==> tundra <==
// color_centroid
module color_centroid
  (
    input         clk,
    input         rst,           
    input  [2:0]  rgbfilter,     
    input         new_frame_i,   
    output [14:0] orig_addr,
    input  [11:0] orig_pxl,
    output        proc_we,
    output [14:0] proc_addr,
    output [11:0] proc_pxl,
    output [7:0]  centroid,
    output        new_centroid,
    output [2:0]  proximity
  );
Settings: LEC_CHECK=0, CAP_MARGIN=20, CELL_PAD_IN_SITES_DETAIL_PLACEMENT=1, CELL_PAD_IN_SITES_GLOBAL_PLACEMENT=0, CORE_ASPECT_RATIO=0.68, CORE_MARGIN=7, CORE_UTILIZATION=45, CTS_CLUSTER_SIZE=84, MIN_ROUTING_LAYER=met1, SLEW_MARGIN=40, TNS_END_PERCENT=85; clock period 3.12 ns.
run.sh (not shown) runs the stock make flow with config.mk's settings and CLKGATE_MAP_FILE=.
==> indigo (differences from tundra) <==
==> flow/config.mk (replaced) <==
export PLATFORM = sky130hd
export DESIGN_NAME = color_centroid
export DESIGN_NICKNAME = color_centroid
export VERILOG_FILES = /design/flow/design.v
export SDC_FILE = /design/flow/constraint.sdc
export NUM_CORES = 4
export LEC_CHECK = 0
export CAP_MARGIN = 20
export CORE_MARGIN = 2
export CORE_UTILIZATION = 70
export GPL_TIMING_DRIVEN = 1
export MAX_ROUTING_LAYER = met4
export MIN_ROUTING_LAYER = met1
export PLACE_DENSITY_LB_ADDON = 0.17
export SETUP_SLACK_MARGIN = 0.68
export SLEW_MARGIN = 20
==> flow/constraint.sdc (replaced) <==
create_clock -name core_clock -period 8.01 [get_ports {clk}]
set_input_delay 1.6020 -clock core_clock [delete_from_list [all_inputs] [get_ports {clk}]]
set_output_delay 1.6020 -clock core_clock [all_outputs]
set_load 0.01 [all_outputs]
==> willow (differences from tundra) <==
==> flow/config.mk (replaced) <==
export PLATFORM = sky130hd
export DESIGN_NAME = color_centroid
export DESIGN_NICKNAME = color_centroid
export VERILOG_FILES = /design/flow/design.v
export SDC_FILE = /design/flow/constraint.sdc
export NUM_CORES = 4
export LEC_CHECK = 0
export CAP_MARGIN = 20
export CORE_MARGIN = 2
export CORE_UTILIZATION = 40
export SLEW_MARGIN = 20
==> flow/constraint.sdc (replaced) <==
create_clock -name core_clock -period 9.44 [get_ports {clk}]
set_input_delay 1.8880 -clock core_clock [delete_from_list [all_inputs] [get_ports {clk}]]
set_output_delay 1.8880 -clock core_clock [all_outputs]
set_load 0.01 [all_outputs]
==> yarrow (differences from tundra) <==
==> flow/config.mk (replaced) <==
export PLATFORM = sky130hd
export DESIGN_NAME = color_centroid
export DESIGN_NICKNAME = color_centroid
export VERILOG_FILES = /design/flow/design.v
export SDC_FILE = /design/flow/constraint.sdc
export NUM_CORES = 4
export LEC_CHECK = 0
export CAP_MARGIN = 20
export CORE_MARGIN = 2
export CORE_UTILIZATION = 40
export SLEW_MARGIN = 20
==> flow/constraint.sdc (replaced) <==
create_clock -name core_clock -period 5.31 [get_ports {clk}]
set_input_delay 1.0620 -clock core_clock [delete_from_list [all_inputs] [get_ports {clk}]]
set_output_delay 1.0620 -clock core_clock [all_outputs]
set_load 0.01 [all_outputs]
==> results <==
tundra finished but fails on setup timing. indigo completed with no timing, DRC or antenna violations. yarrow finished with timing, DRC and antenna clean. willow produced a clean layout. Synthesized area is the same in yarrow and willow. Core utilization: tundra is higher than willow (9.0 points). Sequential share of layout area, lowest first: tundra, yarrow, willow, indigo. In die size, willow and yarrow do not differ. Via count is about the same in yarrow and willow. In synthesized cell count, indigo and willow do not differ. Register-to-register slack: indigo is lower than willow (1.7 ns). Of yarrow and indigo, yarrow has the higher clock power (gap about 64%, measured against indigo). Of indigo and tundra, tundra has the higher non-clock buffer count (gap 190).
==> figures <==
Final setup skew: tundra 0.0281 ns; indigo 0.0109 ns; yarrow 0.0174 ns; willow 0.0289 ns
Number of ordinary and repair buffers in the finished layout: tundra 279; indigo 89; yarrow 92; willow 86
Capturing element of the worst setup path: tundra centroid_calc.centroid_o[3]; indigo centroid_calc.centroid_o[7]; yarrow centroid_calc.centroid_o[7]; willow centroid_calc.centroid_o[7]
Routed wl met3: tundra 2860 um; indigo 2770 um; yarrow 2000 um; willow 2020 um
Worst path arrival time: tundra 4.52 ns; indigo 5.71 ns; yarrow 5.08 ns; willow 5.51 ns
Post-detailed-placement cell area: tundra 23700 um^2; indigo 22000 um^2; yarrow 22400 um^2; willow 22400 um^2
Run status: tundra complete, but fails checks; indigo complete, no violations; yarrow complete, no violations; willow complete, no violations
Reasons for failing layout checks: tundra setup timing; indigo -; yarrow -; willow -
Cell resize tally after clock tree synthesis: tundra 54; indigo 0; yarrow 0; willow 0
Tightest Pin Transition: tundra 0.837 ns; indigo 1.02 ns; yarrow 1.02 ns; willow 1.14 ns
FP Util: tundra 45.5%; indigo 71.1%; yarrow 40.7%; willow 40.7%
Final design utilization: tundra 55.5%; indigo 79.2%; yarrow 46.5%; willow 46.4%
End of the worst register-to-register path: tundra centroid_calc.centroid_o[3]; indigo centroid_calc.centroid_o[7]; yarrow centroid_calc.centroid_o[7]; willow centroid_calc.centroid_o[7]
Number of cells in the finished layout apart from fillers: tundra 3031; indigo 2630; yarrow 2932; willow 2923
Routed length on met2: tundra 29300 um; indigo 24300 um; yarrow 24900 um; willow 23900 um
F_max: tundra 0.248 GHz; indigo 0.189 GHz; yarrow 0.216 GHz; willow 0.198 GHz
Proportion of cell area occupied by registers: tundra 38.6%; indigo 42.2%; yarrow 41.1%; willow 41.2%
Clock-cell share of area: tundra 5.53%; indigo 6.04%; yarrow 6.57%; willow 6.70%
Placeable core area: tundra 46200 um^2; indigo 29600 um^2; yarrow 51600 um^2; willow 51600 um^2
Wire length of the first global-routing pass: tundra 102000 um; indigo 82100 um; yarrow 84200 um; willow 82700 um
Detailed-routing iteration count for the pre-antenna-repair pass: tundra 5; indigo 5; yarrow 7; willow 5
No activity file was given, so power comes from the tool's default toggle rates.
